Setup of lane 1:
## boom_pro
module boom_pro(sw7,start,clk,led,seg,sw_input,row,seg_cat,btn6,buzzer,green,red);
    input sw7,start,clk,btn6;        
    input [6:0] sw_input;            
    output buzzer;                   
    output [7:0] row,red,green;      
    output [7:0] seg_cat;            
    output [7:0] seg;                
    output reg [6:0] led;            
    reg [1:0] ps_input_times;        
    reg success;                     
    reg [6:0] password;              
    reg [1:0] game_state;            
    reg [4:0] countdown_times;       
    reg [4:0] user_defined_cdtime;   
    reg btn6_before;                 
    wire [4:0] leave_times;          
    wire [1:0] music_state;          
    wire [1:0] countdown_state;      
    wire [6:0] changing_pw;          
    wire btn6_pulse;                 
    wire start_pulse;                
    always @(posedge clk) begin
        if (!sw7) begin
            btn6_before<=0;
            user_defined_cdtime<=0;
            ps_input_times<=0;
            led<=0;
            success<=0;
            game_state<=0;
            password<=0;
            countdown_times<=0;
            user_defined_cdtime<=0;
        end
        else begin
            if (game_state==0) begin
                if (start_pulse) begin
                    success<=0;
                    btn6_before<=0;
                    game_state<=1;
                    countdown_times<=5;
                    password<=changing_pw;
                end
                if (sw_input[6]==1) begin
  ...
export LEC_CHECK = 0
export ABC_AREA = 1
export CAP_MARGIN = 20
export CELL_PAD_IN_SITES_GLOBAL_PLACEMENT = 0
export CORE_ASPECT_RATIO = 0.89
export CORE_MARGIN = 2
export CORE_UTILIZATION = 72
export CTS_CLUSTER_SIZE = 14
export GPL_TIMING_DRIVEN = 1
export MAX_ROUTING_LAYER = met5
export MIN_ROUTING_LAYER = met1
export PLACE_DENSITY_LB_ADDON = 0.2
export SLEW_MARGIN = 40
export TNS_END_PERCENT = 100
create_clock -name core_clock -period 6.52 [get_ports {clk}]
run.sh (not shown) runs the stock make flow with config.mk's settings and CLKGATE_MAP_FILE=.
| lane 1 | all stages done | FAIL | setup timing |
Here is what was changed in the inputs of lane 2 compared with lane 1.
==> flow/config.mk <==
export PLATFORM = sky130hd
export DESIGN_NAME = boom_pro
export DESIGN_NICKNAME = boom_pro
export VERILOG_FILES = /design/flow/design.v
export SDC_FILE = /design/flow/constraint.sdc
export NUM_CORES = 4
export LEC_CHECK = 0
export CAP_MARGIN = 20
export CORE_MARGIN = 2
export CORE_UTILIZATION = 45
export SLEW_MARGIN = 20
==> flow/constraint.sdc <==
create_clock -name core_clock -period 9.91 [get_ports {clk}]
set_input_delay 1.9820 -clock core_clock [delete_from_list [all_inputs] [get_ports {clk}]]
set_output_delay 1.9820 -clock core_clock [all_outputs]
set_load 0.01 [all_outputs]
- Lane 2 | stages: all done | timing, DRC, antenna: all pass
- Relative to lane 1, pin slew with the least headroom to its limit increased by 190 ps in lane 2.
- [lane 2 vs lane 1] register fraction of the total cell area: higher in lane 2
- Utilization (higher): lane 1
- Min layout buffer count excluding clock buffers across lane 1 and lane 2: lane 2
- Lane 2 against lane 1; distinct cell type count after synthesis is up by more than half.
- Compared with lane 1, lane 2 ends up with a smaller final cell area.
- Looking at number of buffer and inverter instances along the worst setup path, lane 2 sits 4 lower than lane 1 does.
- Lane 1 has higher share of synthesized cell area in and, or, nand and nor gates than lane 2.
- Die area came out higher on lane 2 than on lane 1.
- Number of standard-cell rows in the floorplan | lane 2 above lane 1
### lane 2 -> lane 3
diff --git a/flow/config.mk b/flow/config.mk
--- a/flow/config.mk
+++ b/flow/config.mk
@@ -7,0 +8 @@
+export ABC_AREA = 1
@@ -10 +11,5 @@
-export CORE_UTILIZATION = 45
+export CORE_UTILIZATION = 72
+export CTS_CLUSTER_SIZE = 78
+export HOLD_SLACK_MARGIN = -0.1
+export PLACE_DENSITY_LB_ADDON = 0.2
+export SETUP_SLACK_MARGIN = -0.08
==> flow/constraint.sdc <==
create_clock -name core_clock -period 6.65 [get_ports {clk}]
set_input_delay 1.3300 -clock core_clock [delete_from_list [all_inputs] [get_ports {clk}]]
set_output_delay 1.3300 -clock core_clock [all_outputs]
set_load 0.01 [all_outputs]
==> comparison <==
Cmp lane 3 and lane 2 / cell row count / higher: lane 2. Lane 2 vs lane 3, largest family of logic cells by area: adder cells vs simple AND/OR/NAND/NOR gates. The CTS clock-pin slew for the worst setup and hold paths of lane 3 and that of lane 2 are within noise of each other. STATUS run=lane 3 STAGES=ALL_DONE FINAL_CHECKS=FAILED CAUSE=setup timing. Final-layout non-clock buffer area share: lane 3 > lane 2.
> inputs changed (lane 3 -> lane 4)
diff --git a/flow/config.mk b/flow/config.mk
--- a/flow/config.mk
+++ b/flow/config.mk
@@ -8 +7,0 @@
-export ABC_AREA = 1
@@ -12 +10,0 @@
-export CTS_CLUSTER_SIZE = 78
@@ -14 +11,0 @@
-export PLACE_DENSITY_LB_ADDON = 0.2
Complete run, failing final checks: lane 4, reason setup timing.
Max global-route usage over all layers across lane 4 and lane 3: lane 3
Diff lane 3 -> lane 4 | distinct cell type count of the synthesized netlist | increase of about 50%
| post-CTS setup-driven buffer insertion count | lane 4 vs lane 3 | 15 lower |
Setup slack in lane 4 is smaller than in lane 3.
Simple-gate area share of the yosys netlist for lane 4 is lower than for lane 3.

run A:
Starting RTL as in the previous note.
Settings: LEC_CHECK=0, ABC_AREA=0, CAP_MARGIN=30, CELL_PAD_IN_SITES_DETAIL_PLACEMENT=1, CORE_MARGIN=2, CORE_UTILIZATION=52, CTS_CLUSTER_DIAMETER=214, GPL_ROUTABILITY_DRIVEN=0, GPL_TIMING_DRIVEN=0, HOLD_SLACK_MARGIN=0.19, MIN_ROUTING_LAYER=met2, PLACE_DENSITY_LB_ADDON=0.3, SETUP_SLACK_MARGIN=4.15, SLEW_MARGIN=35, TNS_END_PERCENT=15; clock period 20.0 ns.
Run status, run A: aborted in global routing (5_1_grt), error GRT-0232
What run B does differently from run A at the input level:
- SETUP_SLACK_MARGIN changed from 4.15 to 0.1
- CAP_MARGIN changed from 30 to 20
- CORE_UTILIZATION changed from 52 to 40
- CELL_PAD_IN_SITES_DETAIL_PLACEMENT removed (was 1)
- CTS_CLUSTER_DIAMETER removed (was 214)
- ABC_AREA removed (was 0)
- GPL_TIMING_DRIVEN removed (was 0)
- HOLD_SLACK_MARGIN removed (was 0.19)
- TNS_END_PERCENT removed (was 15)
- PLACE_DENSITY_LB_ADDON removed (was 0.3)
- SLEW_MARGIN changed from 35 to 20
- GPL_ROUTABILITY_DRIVEN removed (was 0)
- MIN_ROUTING_LAYER removed (was met2)
- the clock period (ns, I/O delays scaled along) changed from 20.0 to 9.91
--- outcome ---
The final layout from run B, which completed every stage, passed the timing, design-rule and antenna checks at the end of the flow. Relative to run A, the number of H-tree levels of run B is higher by 1. Taking run A as 1.0, run B lands at 0.72 on estimated wirelength of the detail-placed design. | worst slack after detailed placement | higher: run A |. Measured against run A, the die extent in x of run B comes out at 1.14 times the reference value.
> inputs changed (run B -> run C)
- CAP_MARGIN now 5, was 20
- SETUP_SLACK_MARGIN no longer set, was 0.1
- CORE_UTILIZATION now 72, was 40
- the clock period (ns, I/O delays scaled along) now 6.76, was 9.91
Findings:
- Diff run B -> run C: post-cts resize count rose by 13; met3 wire length increased 2.4 mm.
- Run C: complete, dirty (negative setup slack)
- The run with more routed wire is run C, not run B.
- Data required time of the critical path came out lower on run C than on run B.
- Per the comparison of run C with run B, post-layout period usage of the worst path +21 points; final instance area up about 3.7%; fraction of standard cell area that is sequential went down by 0.65 points; number of clock buffers in the layout fell by about 12%.
Input-level comparison between run D and run C:
- swapping 5 for 20 in CAP_MARGIN
- swapping 72 for 64 in CORE_UTILIZATION
- swapping 6.76 for 9.32 in the clock period (ns, I/O delays scaled along)
==> results <==
Against run C, run D comes in 960 ps higher on final period demand of the worst path. Number of tap instances delta for run D relative to run C: 14% higher. Higher number of cell rows goes to run D over run C. Going from run C to run D, total routing resource utilization after global routing shrinks by 8.6 points. Run D vs. run C: combinational gate area shrank by 1.8%; share of cell area taken by flip-flops and latches grew by 1.1 points. Both conditions hold for run D: the flow ran to the end and the final layout passed the timing, design-rule and antenna checks. Sort run D and run C by number of non-clock buffers in the layout, descending, and run C comes first.

boom_pro again, from the RTL that the note above started with.
==> flow/config.mk <==
export PLATFORM = sky130hd
export DESIGN_NAME = boom_pro
export DESIGN_NICKNAME = boom_pro
export VERILOG_FILES = /design/flow/design.v
export SDC_FILE = /design/flow/constraint.sdc
export NUM_CORES = 4
export LEC_CHECK = 0
export ABC_AREA = 0
export CAP_MARGIN = 20
export CELL_PAD_IN_SITES_GLOBAL_PLACEMENT = 0
export CORE_ASPECT_RATIO = 1.48
export CORE_MARGIN = 2
export CORE_UTILIZATION = 65
export CTS_CLUSTER_DIAMETER = 51
export CTS_CLUSTER_SIZE = 73
export GPL_ROUTABILITY_DRIVEN = 0
export GPL_TIMING_DRIVEN = 1
export MAX_ROUTING_LAYER = met5
export MIN_ROUTING_LAYER = met1
export PLACE_DENSITY_LB_ADDON = 0.01
export SETUP_SLACK_MARGIN = -0.51
export SLEW_MARGIN = 20
export TNS_END_PERCENT = 100
==> flow/constraint.sdc <==
create_clock -name core_clock -period 7.17 [get_ports {clk}]
set_input_delay 1.4340 -clock core_clock [delete_from_list [all_inputs] [get_ports {clk}]]
set_output_delay 1.4340 -clock core_clock [all_outputs]
set_load 0.01 [all_outputs]
The first run finished but failed the layout checks on negative setup slack.
Then changed:
- ABC_AREA: 0 -> not set
- CELL_PAD_IN_SITES_GLOBAL_PLACEMENT: 0 -> not set
- CORE_ASPECT_RATIO: 1.48 -> not set
- CORE_UTILIZATION: 65 -> 9
- CTS_CLUSTER_DIAMETER: 51 -> not set
- CTS_CLUSTER_SIZE: 73 -> not set
- GPL_ROUTABILITY_DRIVEN: 0 -> not set
- GPL_TIMING_DRIVEN: 1 -> not set
- MAX_ROUTING_LAYER: met5 -> not set
- MIN_ROUTING_LAYER: met1 -> not set
- PLACE_DENSITY_LB_ADDON: 0.01 -> not set
- SETUP_SLACK_MARGIN: -0.51 -> not set
- TNS_END_PERCENT: 100 -> not set
- clock period: 7.17 -> 23.5 ns (I/O delays scaled with it)
Result: With this change the flow completed without violations; worst setup slack gets better by 15 ns; wire length came out lower by 1.7%; global-route usage came out lower by 29 points; final cell count came out higher by 85%.
